==> wip/tundra <==
==> flow/design.v (excerpt) <==
module top(
	clk,
	n_rst,
	bt,
	btstar,
	led
);
parameter T_1S = 20'd1_000_000;  
parameter T_20MS = 15'd20_000;  
input clk;
input n_rst;
input [9:0] bt;
input btstar;
output led;
wire [9:0] bt_w;
wire btstar_w;
wire led_w;
bd_if #(
	.T_1S(T_1S),
	.T_20MS(T_20MS)
) u_bd_if(
    .clk(clk),
    .n_rst(n_rst),
    .bt_i(bt),
    .btstar_i(btstar),
    .led_i(led_w),
    .bt_o(bt_w),
    .btstar_o(btstar_w),
    .led_o(led)
);
doorlock_hdl u_doorlock(
    .clk(clk),
    .n_rst(n_rst),
    .bt(bt_w),
    .btstar(btstar_w),
    .led(led_w)
);
endmodule
clock: 1.97 ns
lec_check: 0
abc_area: 1
cap_margin: 20
core_margin: 2
core_utilization: 72
cts_cluster_diameter: 229
cts_cluster_size: 22
place_density_lb_addon: 0.15
setup_slack_margin: 0.48
slew_margin: 20
run.sh (not shown) runs the stock make flow with config.mk's settings and CLKGATE_MAP_FILE=.
==> inputs of wip/willow, as changes to wip/tundra <==
- ABC_AREA: 1 -> unset
- CAP_MARGIN: 20 -> 10
- CTS_CLUSTER_DIAMETER: 229 -> 51
- CTS_CLUSTER_SIZE: 22 -> unset
- PLACE_DENSITY: unset -> 0.67
- PLACE_DENSITY_LB_ADDON: 0.15 -> unset
- SETUP_SLACK_MARGIN: 0.48 -> 0.86
==> flow/constraint.sdc (replaced) <==
create_clock -name core_clock -period 6.33 [get_ports {clk}]
set_input_delay 1.2660 -clock core_clock [delete_from_list [all_inputs] [get_ports {clk}]]
set_output_delay 1.2660 -clock core_clock [all_outputs]
set_load 0.01 [all_outputs]
==> inputs of wip/amber, as changes to wip/tundra <==
- ABC_AREA: 1 -> 0
- CTS_CLUSTER_DIAMETER: 229 -> 235
- PLACE_DENSITY: unset -> 0.65
- PLACE_DENSITY_LB_ADDON: 0.15 -> unset
- TNS_END_PERCENT: unset -> 5
==> inputs of wip/garnet, as changes to wip/tundra <==
- CORE_UTILIZATION: 72 -> 70
- CTS_CLUSTER_DIAMETER: 229 -> 235
- PLACE_DENSITY_LB_ADDON: 0.15 -> unset
- SETUP_SLACK_MARGIN: 0.48 -> unset
==> comparison table <==
                                                             wip/amber              wip/willow              wip/garnet              wip/tundra
Run status                                   aborted with a tool error          finished clean          finished clean          finished clean
Stage where the flow stopped                  global routing (5_1_grt)                       -                       -                       -
Clock transition at path regs                                        -                   60 ps                  100 ps                   90 ps
Wire length on met1                                                  -                 9090 um               10,600 um               11,600 um
Non-clock buffer count in the final layout                           -                      18                      26                      96
Endpoint required time on the critical path                          -                 6710 ps                 2330 ps                 2330 ps
Net load switching power                                             -                0.809 mW                 1.82 mW                 1.95 mW
Number of max-cap violations                                         -                       0                       0                       0
Path type of the worst setup path                                    -  flip-flop to flip-flop  flip-flop to flip-flop  flip-flop to flip-flop
Final standard cell utilization of the core                          -                   0.819                   0.767                   0.865
Mux area share                                                  0.0203                  0.0203                       0                       0
Global placer's final weighted congestion                        0.867                   0.831                   0.924                   0.945
Slowest cell on crit path                                            -                  nor4_4                 dfrtp_1                 dfrtp_1
DRC Markers                                                          -                       0                       0                       0
Register share of the cell area                                      -                   0.480                   0.431                   0.389


==> run a: inputs <==
==> flow/design.v <==
module debounc_1 (
	clk,
	n_rst,
	din,
	dout
);
parameter T_20MS = 15'd20_000;  
input clk;
input n_rst;
input din;
output dout;
reg [14:0] cnt;
wire cnt_restart;
reg din_d1;
always @(posedge clk or negedge n_rst)
	if(!n_rst) begin
		din_d1 <= 1'b0;
	end
	else begin
		din_d1 <= din;
	end
assign cnt_restart = (din != din_d1)? 1'b1 : 1'b0;
always @(posedge clk or negedge n_rst)
	if(!n_rst) begin
		cnt <= 15'h0000;
	end
	else begin
		cnt <= (cnt_restart == 1'b1)? T_20MS :
			   (cnt > 15'h0000)? cnt - 15'h0001 : cnt;
	end
reg dout_rdy;
always @(posedge clk or negedge n_rst)
	if(!n_rst) begin
		dout_rdy <= 1'b0;
	end
	else begin
		dout_rdy <= ((cnt == 15'h0000) && (cnt_restart == 1'b0))? din : dout_rdy;
	end	
assign dout = dout_rdy;
endmodule
module debounc_2 (
	clk,
	n_rst,
	din,
	dout
);
parameter T_20MS = 15'd20_000;  
input clk;
input n_rst;
input din;
output dout;
reg [14:0] cnt;
wire cnt_restart;
reg din_d1;
always @(posedge clk or negedge n_rst)
	if(!n_rst) begin
		din_d1 <= 1'b0;
	end
	else begin
		din_d1 <= din;
	end
assign cnt_restart = (din != din_d1)? 1'b1 : 1'b0;
always @(posedge clk or negedge n_rst)
	if(!n_rst) begin
		cnt <= 15'h0000;
	end
	else begin
		 cnt <= ((cnt_restart == 1'b1) && (cnt == 15'h0000))? T_20MS :
            (cnt > 15'h0000)? cnt - 15'h0001 : cnt;
	end
reg dout_rdy;
always @(posedge clk or negedge n_rst)
   if(!n_rst) begin
      dout_rdy <= 1'b0;
   end
   else begin
      dout_rdy <= (cnt == T_20MS)? din_d1 : dout_rdy;
   end   assign dout = dout_rdy;
endmodule
module debounc_3 (
	clk,
	n_rst,
	din,
	dout
);
parameter T_20MS = 15'd20_000;  
input clk;
input n_rst;
input din;
output dout;
reg [14:0] cnt;
wire cnt_restart;
reg din_d1;
always @(posedge clk or negedge n_rst)
	if(!n_rst) begin
		din_d1 <= 1'b0;
	end
	else begin
		din_d1 <= din;
	end
assign cnt_restart = (din != din_d1)? 1'b1 : 1'b0;
always @(posedge clk or negedge n_rst)
	if(!n_rst) begin
		cnt <= 15'h0000;
	end
	else begin
		 cnt <= ((cnt_restart == 1'b1) && (cnt == 15'h0000))? T_20MS :
            (cnt > 15'h0000)? cnt - 15'h0001 : cnt;
	end
reg dout_rdy;
always @(posedge clk or negedge n_rst)
	if(!n_rst) begin
		dout_rdy <= 1'b0;
	end
	else begin
		dout_rdy <= ((cnt == 15'h0000) && (cnt_restart == 1'b0))? din : dout_rdy;
	end	
assign dout = dout_rdy;
endmodule
module edge_det_p(
    clk,
    n_rst,
    b0,
    b0_on
);
input clk;
input n_rst;
input b0;
output b0_on;
reg b0_d1;
reg b0_d2;
wire b0_on;
always @(posedge clk or negedge n_rst)  
if(!n_rst) begin
    b0_d1 <= 1'b0;
    b0_d2 <= 1'b0;
end
else begin
    b0_d1 <= b0;
    b0_d2 <= b0_d1;
end
assign b0_on = (b0_d1 && !b0_d2) ? 1'b1 : 1'b0;  
endmodule
module led(
  clk,
  n_rst,
  din,
  dout
  );
input clk;
input n_rst;
input din;
output reg dout;
parameter T_1S = 20'd1_000_000; 
reg [19:0] counter; 
reg din_prev; 
always @(posedge clk or negedge n_rst) begin
  if (!n_rst) begin
    counter <= 0;
    dout <= 0;
    din_prev <= 0;
  end 
  else begin
    if (din != din_prev) begin
      counter <= 0;  
      dout <= 1;  
    end 
    else if (counter >= T_1S) begin
      dout <= 0;
      counter <= counter;  
    end 
    else begin
      counter <= counter + 1;  
    end
    din_prev <= din;  
  end
end
endmodule
module doorlock_hdl(
  clk,
  n_rst,
  bt,
  btstar,
  led
);
input clk;
input n_rst;
input [9:0] bt;
input btstar;
output led;
parameter S_IDLE = 3'h0;
parameter S_FIRST = 3'h1;
parameter S_SEC = 3'h2;
parameter S_LAST = 3'h3;
parameter S_OPEN = 3'h4;
parameter S_FAKE = 3'h5;
wire bt_any;
reg [2:0] c_state, n_state;
always @(posedge clk or negedge n_rst)
  if(!n_rst) begin
    c_state <= S_IDLE;
  end
  else begin
    c_state <= n_state;
  end
assign bt_any = (bt == 10'h000)? 1'b0 : 1'b1;
always @(c_state or bt or btstar or bt_any)
  case (c_state)
    S_IDLE : begin
      n_state = (bt[1] == 1'b1)? S_FIRST : c_state;
    end
    S_FIRST : begin
      n_state = (bt[2] == 1'b1)? S_SEC : ((btstar == 1'b1) || (bt_any == 1'b1))? S_IDLE : c_state;
    end
    S_SEC : begin
      n_state = (bt[7] == 1'b1)? S_LAST : (btstar == 1'b1) ? S_IDLE : (bt_any == 1'b1) ? S_FAKE : c_state;
    end
    S_LAST : begin
      n_state = (btstar == 1'b1)? S_OPEN : (bt[7] == 1'b1) ? c_state : (bt_any == 1'b1)? S_FAKE : c_state;
    end
    S_OPEN : begin
      n_state = S_IDLE;
    end
    S_FAKE : begin
      n_state = (bt[7] == 1'b1) ? S_LAST : (btstar == 1'b1) ? S_IDLE : c_state;
    end
    default : begin
      n_state = S_IDLE;
    end
  endcase
assign led = (c_state == S_OPEN)? 1'b1 : 1'b0;
endmodule
module bd_if(
  clk,
  n_rst,
  bt_i,
  btstar_i,
  led_i,
  bt_o,
  btstar_o,
  led_o
  );
parameter T_1S = 20'd1_000_000;
parameter T_20MS = 15'd20_000;
input clk;
input n_rst;
input [9:0] bt_i;
input btstar_i;
input led_i;
output [9:0] bt_o;
output btstar_o;
output led_o;
wire [9:0] dwire;
debounc_1 #(.T_20MS(T_20MS)) u_debounc0(
  .clk(clk),
  .n_rst(n_rst),
  .din(bt_i[0]),
  .dout(dwire[0])
);
edge_det_p u_edgedet_p0 (
  .clk(clk),
  .n_rst(n_rst),
  .b0(dwire[0]),
  .b0_on(bt_o[0])
  );
debounc_1 #(.T_20MS(T_20MS)) u_debounc1(
  .clk(clk),
  .n_rst(n_rst),
  .din(bt_i[1]),
  .dout(dwire[1])
);
edge_det_p u_edgedet_p1 (
  .clk(clk),
  .n_rst(n_rst),
  .b0(dwire[1]),
  .b0_on(bt_o[1])
  );
debounc_2 #(.T_20MS(T_20MS)) u_debounc2(
  .clk(clk),
  .n_rst(n_rst),
  .din(bt_i[2]),
  .dout(dwire[2])
);
edge_det_p u_edgedet_p2 (
  .clk(clk),
  .n_rst(n_rst),
  .b0(dwire[2]),
  .b0_on(bt_o[2])
  );
debounc_2 #(.T_20MS(T_20MS)) u_debounc3(
  .clk(clk),
  .n_rst(n_rst),
  .din(bt_i[3]),
  .dout(dwire[3])
);
edge_det_p u_edgedet_p3 (
  .clk(clk),
  .n_rst(n_rst),
  .b0(dwire[3]),
  .b0_on(bt_o[3])
  );
debounc_2 #(.T_20MS(T_20MS)) u_debounc4(
  .clk(clk),
  .n_rst(n_rst),
  .din(bt_i[4]),
  .dout(dwire[4])
);
edge_det_p u_edgedet_p4 (
  .clk(clk),
  .n_rst(n_rst),
  .b0(dwire[4]),
  .b0_on(bt_o[4])
  );
debounc_2 #(.T_20MS(T_20MS)) u_debounc5(
  .clk(clk),
  .n_rst(n_rst),
  .din(bt_i[5]),
  .dout(dwire[5])
);
edge_det_p u_edgedet_p5 (
  .clk(clk),
  .n_rst(n_rst),
  .b0(dwire[5]),
  .b0_on(bt_o[5])
  );
debounc_3 #(.T_20MS(T_20MS)) u_debounc6(
  .clk(clk),
  .n_rst(n_rst),
  .din(bt_i[6]),
  .dout(dwire[6])
);
edge_det_p u_edgedet_p6 (
  .clk(clk),
  .n_rst(n_rst),
  .b0(dwire[6]),
  .b0_on(bt_o[6])
  );
debounc_3 #(.T_20MS(T_20MS)) u_debounc7(
  .clk(clk),
  .n_rst(n_rst),
  .din(bt_i[7]),
  .dout(dwire[7])
);
edge_det_p u_edgedet_p7(
  .clk(clk),
  .n_rst(n_rst),
  .b0(dwire[7]),
  .b0_on(bt_o[7])
  );
debounc_3 #(.T_20MS(T_20MS)) u_debounc8(
  .clk(clk),
  .n_rst(n_rst),
  .din(bt_i[8]),
  .dout(dwire[8])
);
edge_det_p u_edgedet_p8 (
  .clk(clk),
  .n_rst(n_rst),
  .b0(dwire[8]),
  .b0_on(bt_o[8])
  );
debounc_3 #(.T_20MS(T_20MS)) u_debounc9(
  .clk(clk),
  .n_rst(n_rst),
  .din(bt_i[9]),
  .dout(dwire[9])
);
edge_det_p u_edgedet_p9 (
  .clk(clk),
  .n_rst(n_rst),
  .b0(dwire[9]),
  .b0_on(bt_o[9])
  );
edge_det_p u_edgedet_pstar (
  .clk(clk),
  .n_rst(n_rst),
  .b0(~btstar_i),
  .b0_on(btstar_o)
  );
led #(.T_1S(T_1S)) u_led(
  .clk(clk),
  .n_rst(n_rst),
  .din(led_i),
  .dout(led_o)
);
endmodule
module top(
	clk,
	n_rst,
	bt,
	btstar,
	led
);
parameter T_1S = 20'd1_000_000;  
parameter T_20MS = 15'd20_000;  
input clk;
input n_rst;
input [9:0] bt;
input btstar;
output led;
wire [9:0] bt_w;
wire btstar_w;
wire led_w;
bd_if #(
	.T_1S(T_1S),
	.T_20MS(T_20MS)
) u_bd_if(
    .clk(clk),
    .n_rst(n_rst),
    .bt_i(bt),
    .btstar_i(btstar),
    .led_i(led_w),
    .bt_o(bt_w),
    .btstar_o(btstar_w),
    .led_o(led)
);
doorlock_hdl u_doorlock(
    .clk(clk),
    .n_rst(n_rst),
    .bt(bt_w),
    .btstar(btstar_w),
    .led(led_w)
);
endmodule
==> flow/run.sh <==
#!/bin/bash
# the make line also repeats each setting of config.mk as NAME=value (left out here)
make -C /OpenROAD-flow-scripts/flow DESIGN_CONFIG=/design/flow/config.mk WORK_HOME=/design/flow/orfs CLKGATE_MAP_FILE= finish
==> flow/config.mk <==
export PLATFORM = sky130hd
export DESIGN_NAME = top
export DESIGN_NICKNAME = top
export VERILOG_FILES = /design/flow/design.v
export SDC_FILE = /design/flow/constraint.sdc
export NUM_CORES = 4
export LEC_CHECK = 0
export ABC_AREA = 0
export CAP_MARGIN = 20
export CORE_MARGIN = 2
export CORE_UTILIZATION = 72
export CTS_CLUSTER_DIAMETER = 357
export CTS_CLUSTER_SIZE = 22
export PLACE_DENSITY_LB_ADDON = 0.09
export SETUP_SLACK_MARGIN = 0.48
export SLEW_MARGIN = 20
==> flow/constraint.sdc <==
create_clock -name core_clock -period 1.92 [get_ports {clk}]
set_input_delay 0.3840 -clock core_clock [delete_from_list [all_inputs] [get_ports {clk}]]
set_output_delay 0.3840 -clock core_clock [all_outputs]
set_load 0.01 [all_outputs]
==> run b: changes against run a <==
ABC_AREA = 1   (was 0)
CAP_MARGIN = 40   (was 20)
CTS_CLUSTER_DIAMETER = 97   (was 357)
CTS_CLUSTER_SIZE = 13   (was 22)
PLACE_DENSITY_LB_ADDON = 0.2   (was 0.09)
SETUP_SLACK_MARGIN = 0.34   (was 0.48)
==> flow/constraint.sdc (replaced) <==
create_clock -name core_clock -period 1.91 [get_ports {clk}]
set_input_delay 0.3820 -clock core_clock [delete_from_list [all_inputs] [get_ports {clk}]]
set_output_delay 0.3820 -clock core_clock [all_outputs]
set_load 0.01 [all_outputs]
==> run c: changes against run a <==
ABC_AREA = default   (was 0)
CAP_MARGIN = 15   (was 20)
CELL_PAD_IN_SITES_GLOBAL_PLACEMENT = 1   (was default)
CORE_UTILIZATION = 65   (was 72)
CTS_CLUSTER_DIAMETER = default   (was 357)
CTS_CLUSTER_SIZE = default   (was 22)
GPL_TIMING_DRIVEN = 1   (was default)
HOLD_SLACK_MARGIN = 0.23   (was default)
MIN_ROUTING_LAYER = met1   (was default)
PLACE_DENSITY_LB_ADDON = 0.26   (was 0.09)
SETUP_SLACK_MARGIN = -0.07   (was 0.48)
SLEW_MARGIN = 0   (was 20)
==> flow/constraint.sdc (replaced) <==
create_clock -name core_clock -period 1.91 [get_ports {clk}]
set_input_delay 0.3820 -clock core_clock [delete_from_list [all_inputs] [get_ports {clk}]]
set_output_delay 0.3820 -clock core_clock [all_outputs]
set_load 0.01 [all_outputs]
==> reports/metrics.yaml <==
yosysTopAreaCellShare_pct: 45.9
placed_cell_count: 1821
synth.net_count: 1613
synthesis.instances: 1584
final_weighted_congestion_in_routability_driven_placement: 0.929
muxShareOfSynthArea_pct: 0
floorplan.initialDensity_pct: 72.8
simple_gate_area_share_pct: 35.1
synth.avg_cell_area_um2: 7.54
dieWidth_um: 133
synthXorXnorAreaFrac_pct: 3.95
fp-row-count: 47
synth_unique_cells: 49
status: "no timing/DRC/antenna violations"
(the above is from run b)
==> reports/metrics.yaml <==
synth_unique_cells: 60
synth.avg_cell_area_um2: 10.0
synthXorXnorAreaFrac_pct: 7.69
report.final.setup_viol: 52
yosysTopAreaCellShare_pct: 52.9
synth.net_count: 1061
check_failures: "negative setup slack"
floorplan.initialDensity_pct: 66.0
status: "finished with violations"
final_weighted_congestion_in_routability_driven_placement: 0.868
worst_slack_ns: -0.513
(the above is from run c)
==> reports/metrics.yaml <==
lastStage: "4_1_cts"
final_weighted_congestion_in_routability_driven_placement: 0.920
status: "aborted with a tool error"
synth.net_count: 1061
synth.avg_cell_area_um2: 10.0
toolErrorMsg: "[ERROR DPL-0038] Utilization greater than 100%, impossible to legalize"
synth_unique_cells: 60
placed_cell_count: 1316
fp-row-count: 43
synthXorXnorAreaFrac_pct: 7.69
(the above is from run a)
Power is estimated from default activity; no workload was simulated.
